build 82:
==> flow/design.v <==
module datapath(input clk, reset, weCU, buffIRCU, buffAHCU,
                input buffALCU, buffRCU, srcbmuxCU, adrmuxCU,
			       input [1:0] acmuxCU, pcmuxCU,
			       input [2:0] aluopCU,
			       input [7:0] memdata,
			       output [15:0] address,
			       output [7:0] writedata, instrCU,
			       output zeroCU);
wire [7:0]  adrHout, buffIRout, buffAHout, buffALout, srcbmuxout;
wire [7:0]  acout, acmuxout, rout, buffRout, aluout;
wire [15:0] pcout, pcaddout, mdaout, pcmuxout, adrmuxout;
flopr #(8) IR(clk, reset, buffIRout, instrCU);
flopr #(8) adrH(clk, reset, buffAHout, adrHout);
buff buffIR(clk, reset, memdata, buffIRCU, buffIRout);
buff buffadrH(clk, reset, memdata, buffAHCU, buffAHout);
buff buffadrL(clk, reset, memdata, buffALCU, buffALout);
mux3 #(8) acmux(aluout, memdata, rout, acmuxCU, acmuxout);
flopr #(8) AC(clk, reset, acmuxout, acout);
flopr #(8) R(clk, reset, buffRout, rout);
buff buffR(clk, reset, acout, buffRCU, buffRout);
mux2 #(8) srcbmux(rout, 8'b00000001, srcbmuxCU, srcbmuxout);
alu alu(acout, srcbmuxout, aluopCU, aluout, zeroCU);
flopr #(16) PC(clk, reset, pcmuxout, pcout);
mux3 #(16) pcmux(pcout, pcaddout, {adrHout, buffALout}, pcmuxCU, pcmuxout);
adder pcadder(pcout, 16'b000000000000001, pcaddout);
flopr #(16) MDA(clk, reset, {adrHout, buffALout}, mdaout);
mux2 #(16) addressmux(pcout, mdaout, adrmuxCU, adrmuxout);
assign address = adrmuxout;
assign writedata = aluout;
endmodule
module mux2 # (parameter WIDTH = 8)
(input  [WIDTH-1:0] a0, a1,
 input s,
 output [WIDTH-1:0] y);
  assign y = s ? a1 : a0;
endmodule
module mux3 # (parameter WIDTH = 8)
(input  [WIDTH-1:0] a0, a1, a2,
 input  [1:0] s,
 output [WIDTH-1:0] y);
  assign y = s[1] ? a2 : (s[0] ? a1 : a0); 
endmodule
module flopr # (parameter WIDTH = 8)
(input clk, reset,
 input [WIDTH-1:0] d,
 output reg [WIDTH-1:0] q);
 always @ (posedge clk, posedge reset)
   if (reset) q <= 0;
   else q <= d;
endmodule
module buff(input clk, reset, input[7:0] a, input s, output [7:0] y);
  reg [7:0] q;
  assign y = (s == 1) ? a : q;
  always @ (posedge clk, posedge reset)
    if (reset) q <= 0;
    else q <= y;
endmodule
module adder(input [15:0] a, b, output [15:0] y);
assign y = a + b;
endmodule
module alu (a, b, sel, out, zero);
    input [7:0] a,b;
    input [2:0] sel; 
    output reg [7:0] out;
    output reg zero;
    always @ (*) 
    begin 
        case(sel) 
		      3'b000:   
	begin
		out = a; 
		if (out == 0) zero = 1;  
		else zero = 0; 
          end
            3'b001:   
	begin
		out = a+b;  
		if (out == 0)
		 zero = 1;  
		else
		zero = 0;
          end     
            3'b010:   
	begin
		out = a-b;  
		if (out == 0) zero = 1;  
		else zero = 0;
          end 
            3'b011:   
	begin
		out = 0; 
		zero = 1;
          end
			   3'b100:   
	begin
		out = a & b; 
		if (out == 0)
		 zero = 1;  
		else
		zero = 0;
          end
		     3'b101:   
	begin
		out = a | b; 
		if (out == 0) zero = 1;  
		else zero = 0; 
          end
			  3'b110:   
	begin
		out = a ^ b; 
		if (out == 0) zero = 1;  
		else zero = 0; 
          end		 
			  3'b111:   
	begin
		out = ~a; 
		if (out == 0) zero = 1;  
		else zero = 0; 
          end
        endcase
    end
endmodule
module controller(input clk, reset, zflag, 
                  input [7:0] opcode, 
						output buffIR, buffAH, buffAL, buffR, srcbmux, adrmux, we,
			         output [1:0] pcmux, acmux, 
						output [2:0] aluop);
  maindec md(clk, reset, zflag, opcode, buffAL, buffR, buffIR, buffAH, srcbmux, adrmux, we, pcmux, acmux, aluop);
endmodule
module maindec(input clk, reset, zflag, 
               input [7:0] opcode, 
					output buffAL, buffR, buffIR, buffAH, srcbmux, adrmux, we,
			      output [1:0] pcmux, acmux,
					output [2:0] aluop);
  reg [13:0] controls;
  reg [3:0] state, nextstate;
  assign {buffAL, buffAH, buffIR, acmux, buffR, srcbmux, aluop, pcmux, adrmux, we} = controls;
  parameter fetch = 4'b0000;
  parameter decode = 4'b0001;
  parameter getah = 4'b0010;
  parameter getal = 4'b0011;
  parameter loaddata = 4'b0100;
  parameter storedata = 4'b0101;
  parameter jumpinstr = 4'b0110;
  parameter alu = 4'b0111;
  parameter r_to_ac = 4'b1000;
  parameter ac_to_r = 4'b1001;
  parameter ahfetch = 4'b1010;
  parameter pcinc = 4'b1011;
  parameter NOP = 8'h00;
  parameter LDAC = 8'h01;
  parameter STAC = 8'h02;
  parameter MVAC = 8'h03;
  parameter MOVR = 8'h04;
  parameter JUMP = 8'h05;
  parameter JMPZ = 8'h06;
  parameter JPNZ = 8'h07;
  parameter ADD = 8'h08;
  parameter SUB = 8'h09;
  parameter INAC = 8'h0A;
  parameter CLAC = 8'h0B;
  parameter AND = 8'h0C;
  parameter OR = 8'h0D;
  parameter XOR = 8'h0E;
  parameter NOT = 8'h0F;
  always @(posedge clk, posedge reset)
    if (reset)  state <= fetch;
	 else        state <= nextstate;
  always @(*)
  begin  
    case(state)
	   fetch: nextstate <= decode;
		decode: case(opcode)
		          NOP: nextstate <= pcinc;
					 LDAC: nextstate <= ahfetch;
					 STAC: nextstate <= ahfetch;
					 MVAC: nextstate <= ac_to_r;
					 MOVR: nextstate <= r_to_ac;
					 JUMP: nextstate <= ahfetch;
					 JMPZ: nextstate <= ahfetch;
					 JPNZ: nextstate <= ahfetch;
					 default: nextstate <= alu;
				 endcase
		 getah: nextstate <= getal;
		 getal: if (opcode == STAC)      nextstate <= storedata;
		        else if (opcode == LDAC) nextstate <= loaddata;
				  else if ((opcode == JMPZ) & ~zflag) nextstate <= pcinc;
				  else if ((opcode == JPNZ) & zflag)  nextstate <= pcinc;
				  else                     nextstate <= jumpinstr;
		 jumpinstr: nextstate <= fetch;
		 storedata: nextstate <= fetch;
		 loaddata: nextstate <= fetch;
		 ac_to_r: nextstate <= fetch;
		 r_to_ac: nextstate <= fetch;
		 alu: nextstate <= fetch;
		 ahfetch: nextstate <= getah;
		 pcinc: nextstate <= fetch;
		 default: nextstate <= fetch;
	 endcase
  end
  always @(*)
  begin
    case(state)
	   fetch: controls <= 14'b00100000000000;
		decode: controls <= 14'b00000000000000;
		getah: controls <= 14'b01000000000100;
		getal: controls <= 14'b10000000000000;
		storedata: controls <= 14'b00000000000111;
		loaddata: controls <=  14'b00001000000110;
		ac_to_r: controls <= 14'b00000100000100;
		r_to_ac: controls <= 14'b00010000000100;
		jumpinstr: controls <= 14'b00000000001010;
		ahfetch: controls <= 14'b00000000000100;
		pcinc: controls <= 14'b00000000000100;
		alu:
		begin
		  case(opcode)
		    ADD: controls <= 14'b00000000010100;
			 SUB: controls <= 14'b00000000100100;
			 INAC: controls <= 14'b00000010010100;
			 CLAC: controls <= 14'b00000000110100;
			 AND: controls <= 14'b00000001000100;
			 OR: controls <= 14'b00000001010100;
			 XOR: controls <= 14'b00000001100100;
			 NOT: controls <= 14'b00000001110100;
			 default: controls <= 14'b00000000000000;
		  endcase
		end
		default: controls <= 14'b00000000000000;
    endcase
  end
endmodule
module smm(input clk, reset,
           input [7:0] readdata,
           output we, 
			  output [15:0] address,
			  output [7:0] writedata);
wire buffR, buffIR, buffAH, mdamux, buffAL, adrmux, srcbmux;
wire [1:0] pcmux, acmux;
wire [2:0] aluop;
wire [15:0] addr;
wire [7:0] wdata, instr;
wire zero;
datapath dp(clk, reset, we, buffIR, buffAH, buffAL, buffR, srcbmux, adrmux, acmux, pcmux, aluop, readdata, addr, wdata, instr, zero);
controller cu(clk, reset, zero, instr, buffIR, buffAH, buffAL, buffR, srcbmux, adrmux, we, pcmux, acmux, aluop);
assign writedata = wdata;
assign address = addr;
endmodule
Settings: LEC_CHECK=0, CAP_MARGIN=25, CELL_PAD_IN_SITES_DETAIL_PLACEMENT=0, CELL_PAD_IN_SITES_GLOBAL_PLACEMENT=0, CORE_MARGIN=2, CORE_UTILIZATION=28, CTS_CLUSTER_DIAMETER=160, GPL_TIMING_DRIVEN=0, MAX_ROUTING_LAYER=met5, MIN_ROUTING_LAYER=met2, PLACE_DENSITY=0.47, SETUP_SLACK_MARGIN=1.35, SLEW_MARGIN=15, TNS_END_PERCENT=50; clock period 5.0 ns.
run.sh (not shown) runs the stock make flow with config.mk's settings and CLKGATE_MAP_FILE=.
Modified inputs, build 4 compared to build 82
Settings: PLACE_DENSITY: 0.47 -> 0.37; GPL_TIMING_DRIVEN: 0 -> unset; CELL_PAD_IN_SITES_GLOBAL_PLACEMENT: 0 -> unset; SLEW_MARGIN: 15 -> 20; CORE_UTILIZATION: 28 -> 52; CELL_PAD_IN_SITES_DETAIL_PLACEMENT: 0 -> unset; MAX_ROUTING_LAYER: met5 -> unset; CORE_MARGIN: 2 -> 9; CTS_CLUSTER_DIAMETER: 160 -> 232; TNS_END_PERCENT: 50 -> 10; CTS_CLUSTER_SIZE: unset -> 98; MIN_ROUTING_LAYER: met2 -> unset; SETUP_SLACK_MARGIN: 1.35 -> unset; CAP_MARGIN: 25 -> 20.
### Flow results
- Build 82 has lower initial core utilization than build 4.
- Build 4 ended up with a lower via count than build 82 did.
- Going from build 82 to build 4, the net total in the final layout was found to have gone down by 57.
- Cmp build 82 and build 4 / measured slew at the worst slew-check pin / lower: build 4
- Compared to build 82, the router laid down less metal wire for build 4.
- Compared with build 82, build 4 shows part of the power in the clock network higher by 1.5 points.
- On fraction of area in registers: between build 82 and build 4, it ends up higher for build 4.
No activity file was given, so power comes from the tool's default toggle rates.
